## axis_uart_v1_0
module axis_uart_v1_0 #(
	parameter integer BAUD_PRESCALER = 10,	 
	parameter integer PARITY = 0, 			 
	parameter integer BYTE_SIZE = 8, 		 
	parameter integer STOP_BITS = 0, 		 
	parameter integer FIFO_DEPTH = 16,		 
	parameter integer FLOW_CONTROL = 1,		 
	parameter integer DYNAMIC_CONFIG = 1	 
)
(
	input wire aclk,
	input wire aresetn,
	input wire [23:0]s_axis_config_tdata,	 
	input wire s_axis_config_tvalid,
	output wire s_axis_config_tready,
	input wire [15:0]s_axis_tdata,
	input wire s_axis_tvalid,
	output wire s_axis_tready,
	output wire [15:0]m_axis_tdata,
	output wire m_axis_tuser,				 
	output wire m_axis_tvalid,
	input wire m_axis_tready,
	output wire tx,
	input wire rx,
	output wire rts,						 
	input wire cts							 
);
Size in the first run: roughly 2900 cells after synthesis, roughly 750 flip-flops, ~0.036 mm² of cells after synthesis.
clock: 4.15 ns
lec_check: 0
abc_area: 0
cap_margin: 20
cell_pad_in_sites_detail_placement: 2
core_aspect_ratio: 0.86
core_margin: 10
core_utilization: 18
gpl_routability_driven: 0
max_routing_layer: met4
min_routing_layer: met2
place_density_lb_addon: 0.14
slew_margin: 20
run.sh (not shown) runs the stock make flow with config.mk's settings and CLKGATE_MAP_FILE=.
Next try:
Settings changed: ABC_AREA 0 to default, CELL_PAD_IN_SITES_DETAIL_PLACEMENT 2 to default, CORE_ASPECT_RATIO 0.86 to default, CORE_MARGIN 10 to 2, CORE_UTILIZATION 18 to 40, GPL_ROUTABILITY_DRIVEN 0 to default, MAX_ROUTING_LAYER met4 to default, MIN_ROUTING_LAYER met2 to default, PLACE_DENSITY_LB_ADDON 0.14 to default.
Clock period 4.15 ns to 5.79 ns, I/O delays scaled along.
Effect: Clock-buffer cell count went down by 21. Register-to-register slack improved by 1.6 ns. Core utilization went up by 24 points. Worst setup slack is better by 0.80 ns.
Next try:
Settings changed: CORE_UTILIZATION 40 to 50, SETUP_SLACK_MARGIN from default to 1.51.
Clock period 5.79 ns to 8.0 ns, I/O delays scaled along.
The new run completed with no timing, DRC or antenna violations.
Final area falls by about 1%.
Routed wire length rises by about 0.9%.
Core utilization rises by 11 points.
Total power falls by 28%.
Critical path depth stays the same.
Setup slack improves by 1.4 ns.
Sequential share of layout area rises by 0.49 points.
Worst hold slack degrades by 0.038 ns.
Flip-flop count stays the same.
Register-to-register slack improves by 1.9 ns.
Next try:
Settings changed: CORE_UTILIZATION 50 to 40, MAX_ROUTING_LAYER from default to met4, PLACE_DENSITY_LB_ADDON from default to 0.14, SETUP_SLACK_MARGIN 1.51 to default.
Area after synthesis is unchanged; clock-buffer cell count went down by 7; design area went up slightly; routed wire length went up slightly; maximum frequency went up slightly.
Next try:
Settings changed: CORE_UTILIZATION 40 to 64, MAX_ROUTING_LAYER met4 to default, PLACE_DENSITY_LB_ADDON 0.14 to default.
Clock period 8.0 ns to 6.48 ns, I/O delays scaled along.
Combinational power goes up by 22%.
Utilization goes up by 26 points.
Critical path depth stays the same.

* * *

axis_uart_v1_0 again, from the RTL that the note above started with.
Settings: LEC_CHECK=0, CAP_MARGIN=20, CORE_MARGIN=2, CORE_UTILIZATION=72, CTS_CLUSTER_SIZE=40, PLACE_DENSITY_LB_ADDON=0.0, SETUP_SLACK_MARGIN=0.82, SLEW_MARGIN=20; clock period 3.22 ns.
The baseline completed, yet does not pass: negative setup slack.
==> next run, changes <==
- CORE_UTILIZATION: 72 -> 67
- CTS_CLUSTER_DIAMETER: unset -> 331
- CTS_CLUSTER_SIZE: 40 -> 33
- PLACE_DENSITY_LB_ADDON: 0.0 -> unset
- SETUP_SLACK_MARGIN: 0.82 -> unset
- clock period: 3.22 -> 6.48 ns (I/O delays scaled with it)
What happened:
- Now the flow finished clean
- total power is lower by about 64%
- wire length shrinks by about 37%
- setup slack gains 2.0 ns
- final area went down by 16%
==> next run, changes <==
- CORE_UTILIZATION: 67 -> 63
- CTS_CLUSTER_DIAMETER: 331 -> unset
- CTS_CLUSTER_SIZE: 33 -> unset
- MAX_ROUTING_LAYER: unset -> met4
- clock period: 6.48 -> 8.0 ns (I/O delays scaled with it)
The changed run finished with timing, DRC and antenna clean. Synthesized area stays the same. Wire length rises slightly. Global-route usage hardly moves. Worst hold slack is worse by 0.023 ns. Design area rises by a few percent. Non-clock buffer count falls by 8. Clock skew falls by 0.0032 ns. First-iteration DRC count falls by about a fifth.
No activity file was given, so power comes from the tool's default toggle rates.
